==> flow/design.v <==
module band_scale(POT, audio, scaled, rst_n, clk);
input rst_n, clk;
input [11:0]POT;
input signed [15:0]audio;
output [15:0]scaled;
logic [23:0]potSq;
logic signed [12:0]signedPot; 
logic signed [28:0]FIRscaled; 
logic flagPos, flagNeg, upperZero, upperOnes;
logic [23:0] potSq_q1;
assign potSq = POT*POT;
always_ff @(posedge clk, negedge rst_n) begin
  if (!rst_n)
    potSq_q1 <= '0;
  else
    potSq_q1 <= potSq;
end
assign signedPot = {1'b0, potSq_q1[23:12]};
assign FIRscaled = signedPot * audio;
assign upperZero = !(FIRscaled[27] && FIRscaled[26] && FIRscaled[25]);
assign upperOnes = FIRscaled[27] || FIRscaled[26] || FIRscaled[25];
assign flagNeg = (FIRscaled[28] && upperZero);
assign flagPos = (!FIRscaled[28] && upperOnes);
assign scaled = flagNeg ? 16'h8000 :
		flagPos ? 16'h7FFF : 
		FIRscaled[25:10];
endmodule
module EQ_Engine(clk, rst_n, lft_lp_out, rght_lp_out, lft_b1_out, rght_b1_out, lft_b2_out, rght_b2_out, lft_b3_out, rght_b3_out, lft_hp_out, rght_hp_out, aud_out_lft, aud_out_rght, POT_LP, POT_B1, POT_B2, POT_B3, POT_HP, VOL_POT);
input clk, rst_n;
input [11:0] POT_LP, POT_B1, POT_B2, POT_B3, POT_HP, VOL_POT;
input signed [15:0] lft_lp_out, rght_lp_out, lft_b1_out, rght_b1_out, lft_b2_out, rght_b2_out, lft_b3_out, rght_b3_out, lft_hp_out, rght_hp_out;
output [15:0] aud_out_lft, aud_out_rght;
logic signed [15:0] scaled_lp_lft, scaled_b1_lft, scaled_b2_lft, scaled_b3_lft, scaled_hp_lft, scaled_lp_rght, scaled_b1_rght, scaled_b2_rght, scaled_b3_rght, scaled_hp_rght;
logic signed [15:0] scaled_lp_lft_ff, scaled_b1_lft_ff, scaled_b2_lft_ff, scaled_b3_lft_ff, scaled_hp_lft_ff, scaled_lp_rght_ff, scaled_b1_rght_ff, scaled_b2_rght_ff, scaled_b3_rght_ff, scaled_hp_rght_ff;
logic signed [15:0] band_scale_sum_lft_ff, band_scale_sum_rght_ff, band_scale_sum_rght, band_scale_sum_lft;
logic signed [28:0] aud_out_mult_lft, aud_out_mult_rght;
band_scale bsleftlp(.POT(POT_LP), .audio(lft_lp_out), .scaled(scaled_lp_lft_ff), .clk(clk), .rst_n(rst_n));
band_scale bsleftb1(.POT(POT_B1), .audio(lft_b1_out), .scaled(scaled_b1_lft_ff), .clk(clk), .rst_n(rst_n));
band_scale bsleftb2(.POT(POT_B2), .audio(lft_b2_out), .scaled(scaled_b2_lft_ff), .clk(clk), .rst_n(rst_n));
band_scale bsleftb3(.POT(POT_B3), .audio(lft_b3_out), .scaled(scaled_b3_lft_ff), .clk(clk), .rst_n(rst_n));
band_scale bslefthp(.POT(POT_HP), .audio(lft_hp_out), .scaled(scaled_hp_lft_ff), .clk(clk), .rst_n(rst_n));
assign band_scale_sum_lft_ff = (scaled_lp_lft + scaled_b1_lft + scaled_b2_lft + scaled_b3_lft + scaled_hp_lft);
assign aud_out_mult_lft = (band_scale_sum_lft * $signed({1'b0, VOL_POT}));
assign aud_out_lft = aud_out_mult_lft [27:12];
band_scale bsrightlp(.POT(POT_LP), .audio(rght_lp_out), .scaled(scaled_lp_rght_ff), .clk(clk), .rst_n(rst_n));
band_scale bsrightb1(.POT(POT_B1), .audio(rght_b1_out), .scaled(scaled_b1_rght_ff), .clk(clk), .rst_n(rst_n));
band_scale bsrightb2(.POT(POT_B2), .audio(rght_b2_out), .scaled(scaled_b2_rght_ff), .clk(clk), .rst_n(rst_n));
band_scale bsrightb3(.POT(POT_B3), .audio(rght_b3_out), .scaled(scaled_b3_rght_ff), .clk(clk), .rst_n(rst_n));
band_scale bsrighthp(.POT(POT_HP), .audio(rght_hp_out), .scaled(scaled_hp_rght_ff), .clk(clk), .rst_n(rst_n));
assign band_scale_sum_rght_ff = (scaled_lp_rght + scaled_b1_rght + scaled_b2_rght + scaled_b3_rght + scaled_hp_rght);
assign aud_out_mult_rght = (band_scale_sum_rght * $signed({1'b0, VOL_POT}));
assign aud_out_rght = aud_out_mult_rght [27:12];
always_ff @(posedge clk, negedge rst_n) begin
  if (!rst_n) begin
    scaled_lp_lft <= '0;
    scaled_b1_lft <= '0;
    scaled_b2_lft <= '0;
    scaled_b3_lft <= '0;
    scaled_hp_lft <= '0;
    scaled_lp_rght <= '0;
    scaled_b1_rght <= '0;
    scaled_b2_rght <= '0;
    scaled_b3_rght <= '0;
    scaled_hp_rght <= '0;
  end
  else begin
    scaled_lp_lft <= scaled_lp_lft_ff;
    scaled_b1_lft <= scaled_b1_lft_ff;
    scaled_b2_lft <= scaled_b2_lft_ff;
    scaled_b3_lft <= scaled_b3_lft_ff;
    scaled_hp_lft <= scaled_hp_lft_ff;
    scaled_lp_rght <= scaled_lp_rght_ff;
    scaled_b1_rght <= scaled_b1_rght_ff;
    scaled_b2_rght <= scaled_b2_rght_ff;
    scaled_b3_rght <= scaled_b3_rght_ff;
    scaled_hp_rght <= scaled_hp_rght_ff;
  end
end
always_ff @(posedge clk, negedge rst_n) begin
  if (!rst_n) begin
    band_scale_sum_lft <= '0;
    band_scale_sum_rght <= '0;
  end
  else begin
    band_scale_sum_lft <= band_scale_sum_lft_ff;
    band_scale_sum_rght <= band_scale_sum_rght_ff;
  end
end
endmodule
Settings: LEC_CHECK=0, ABC_AREA=1, CAP_MARGIN=20, CORE_MARGIN=5, CORE_UTILIZATION=40, CTS_CLUSTER_SIZE=59, GPL_ROUTABILITY_DRIVEN=0, GPL_TIMING_DRIVEN=0, HOLD_SLACK_MARGIN=-0.05, SLEW_MARGIN=25; clock period 16.5 ns.
run.sh (not shown) runs the stock make flow with config.mk's settings and CLKGATE_MAP_FILE=.
Rerun with:
Settings changed: ABC_AREA 1 to unset, CAP_MARGIN 20 to 10, CORE_MARGIN 5 to 2, CORE_UTILIZATION 40 to 72, CTS_CLUSTER_SIZE 59 to 21, GPL_ROUTABILITY_DRIVEN 0 to unset, GPL_TIMING_DRIVEN 0 to unset, HOLD_SLACK_MARGIN -0.05 to unset, SETUP_SLACK_MARGIN set to 0.86, SLEW_MARGIN 25 to 20.
Clock period 16.5 ns to 6.51 ns, I/O delays scaled along.
After rerunning:
- With this change the flow finished but fails on negative setup slack
- die size decreases by well over a third
- worst setup slack got worse by 4.6 ns
- global-route usage went up by 16 points
- count of clock-buffer cells in the layout came out lower by 5
- clock skew drops by 0.0062 ns


== run A ==
Starts from the design.v that is shown in full above.
Settings: LEC_CHECK=0, CAP_MARGIN=20, CORE_MARGIN=2, CORE_UTILIZATION=45, PLACE_DENSITY=0.6, SLEW_MARGIN=20; clock period 11.7 ns.
> inputs changed (run A -> run B)
- a change of PLACE_DENSITY from 0.6 to 0.63
- an added GPL_ROUTABILITY_DRIVEN of 1
- a change of CORE_UTILIZATION from 45 to 71
- an added CTS_CLUSTER_DIAMETER of 74
- an added TNS_END_PERCENT of 45
- an added GPL_TIMING_DRIVEN of 1
- an added CTS_CLUSTER_SIZE of 60
- an added MIN_ROUTING_LAYER of met1
- an added CELL_PAD_IN_SITES_GLOBAL_PLACEMENT of 0
- a change of the clock period (ns, I/O delays scaled along) from 11.7 to 5.27
- Run B finished all stages; however, its layout fails the closing checks, the failures being negative setup slack.
- Compared with run A, run B shows worst hold slack lower by 0.22 ns.
- Diff run A -> run B: clock slew seen by the registers of the worst setup and hold paths rose by 0.02 ns.
- Taking run A as 1.0, run B lands at 0.64 on inserted tap cell count.
- met2 layer usage reported by global route for run B: 30 points up relative to run A
- Cmp run B vs run A: overall track demand over capacity in global routing higher in run B
- [diff] worst setup slack, run B relative to run A: regression
### run B -> run C
- PLACE_DENSITY changed from 0.63 to 0.36
- CTS_CLUSTER_SIZE removed (was 60)
- CORE_UTILIZATION changed from 71 to 72
- MAX_ROUTING_LAYER newly set to met4
- SETUP_SLACK_MARGIN newly set to 0.69
- the clock period (ns, I/O delays scaled along) changed from 5.27 to 6.66
Notes after the runs:
Going from run B to run C, the wire length on met1 was found to have gone up by 3.9%. Relative to run B, global router's overall resource usage increased by 1.5 points in run C. Run C: complete, dirty (negative setup slack). Run comparison: run B endpoint of the worst setup timing path aud_out_rght[15]; run C endpoint of the worst setup timing path aud_out_rght[12]. The number of library cell types mapped by synthesis of run C and that of run B are within noise of each other. Detailed route, run C vs run B: via total lower for run C. Going from run B to run C, floorplan die height saw a decrease; non-clock buffer share of cell area saw a decrease. Worst-case reg-to-reg path depth shrinks by a little under 10% when moving from run B to run C. Delta (run C minus run B): floorplan row count went down 1; fraction of standard cell area in multi-input logic went up 0.82 points.
What run D does differently from run C at the input level:
- a deleted GPL_ROUTABILITY_DRIVEN that had been 1
- a deleted TNS_END_PERCENT that had been 45
- a change of CORE_UTILIZATION from 72 to 61
- a change of CTS_CLUSTER_DIAMETER from 74 to 254
- a deleted CELL_PAD_IN_SITES_GLOBAL_PLACEMENT that had been 0
- an added ABC_AREA of 1
- a deleted MIN_ROUTING_LAYER that had been met1
- a change of PLACE_DENSITY from 0.36 to 0.6
- a deleted SETUP_SLACK_MARGIN that had been 0.69
- a deleted MAX_ROUTING_LAYER that had been met4
- a deleted GPL_TIMING_DRIVEN that had been 1
- a change of the clock period (ns, I/O delays scaled along) from 6.66 to 5.18
--- outcome ---
Cmp run C and run D / area of the multi-input gates / higher: run D. Run D: all stages done; final checks FAILED (negative setup slack). Status: sequential cell area parity (run D, run C). Die: run D bigger than run C. From run C to run D the numbers moved as follows: hold slack went down; count of clock-buffer cells in the layout went down by about 12%.


== wip/yarrow ==
// EQ_Engine: RTL as listed in full above, without the edits since
clock: 6.66 ns
lec_check: 0
cap_margin: 20
cell_pad_in_sites_global_placement: 1
core_margin: 5
core_utilization: 72
cts_cluster_diameter: 187
cts_cluster_size: 87
gpl_routability_driven: 1
gpl_timing_driven: 0
min_routing_layer: met1
place_density_lb_addon: 0.28
setup_slack_margin: -0.44
slew_margin: 20
tns_end_percent: 20
wip/yarrow did not run to completion, as it errored out during global placement.
The following lists how wip/pepper was set up differently from wip/yarrow:
Settings: GPL_TIMING_DRIVEN: 0 -> unset; CELL_PAD_IN_SITES_GLOBAL_PLACEMENT: 1 -> unset; TNS_END_PERCENT: 20 -> unset; GPL_ROUTABILITY_DRIVEN: 1 -> unset; PLACE_DENSITY_LB_ADDON: 0.28 -> 0.0; SETUP_SLACK_MARGIN: -0.44 -> unset; CTS_CLUSTER_DIAMETER: 187 -> unset; CORE_MARGIN: 5 -> 2; CTS_CLUSTER_SIZE: 87 -> unset; MIN_ROUTING_LAYER: met1 -> unset; the clock period (ns, I/O delays scaled along): 6.66 -> 9.57.
wip/pepper finished every stage and its layout cleared the timing, DRC and antenna checks. Die width: higher on wip/yarrow. From wip/yarrow to wip/pepper the numbers moved as follows: chip area line of the yosys report closely matched the old numbers, number of enable flip-flop cells barely changed, count of instantiated cells in the yosys netlist held, chip footprint has decreased.
The inputs of wip/tundra differ from those of wip/pepper as listed below.
Settings: setting CELL_PAD_IN_SITES_GLOBAL_PLACEMENT to 0 for the first time; changing CAP_MARGIN from 20 to 15; setting TNS_END_PERCENT to 45 for the first time; setting MIN_ROUTING_LAYER to met1 for the first time; setting GPL_ROUTABILITY_DRIVEN to 1 for the first time; setting GPL_TIMING_DRIVEN to 1 for the first time; setting SETUP_SLACK_MARGIN to 0.69 for the first time; setting CTS_CLUSTER_DIAMETER to 376 for the first time; setting MAX_ROUTING_LAYER to met4 for the first time; removing PLACE_DENSITY_LB_ADDON (formerly 0.0); changing the clock period (ns, I/O delays scaled along) from 9.57 to 6.66.
Notes after the runs:
- wip/tundra ran in full, but the layout does not pass; the checks complain about setup timing.
- Sort wip/tundra and wip/pepper by global routing usage on met3, descending, and wip/tundra comes first.
- Global-route usage (wip/tundra over wip/pepper): increase, 5.6 points
- Against wip/pepper, clock skew in wip/tundra came out worse.
- Cmp wip/tundra vs wip/pepper: count of placed standard cells including taps higher in wip/tundra
- Of wip/tundra and wip/pepper, the lower wire length on met2 belongs to wip/pepper.
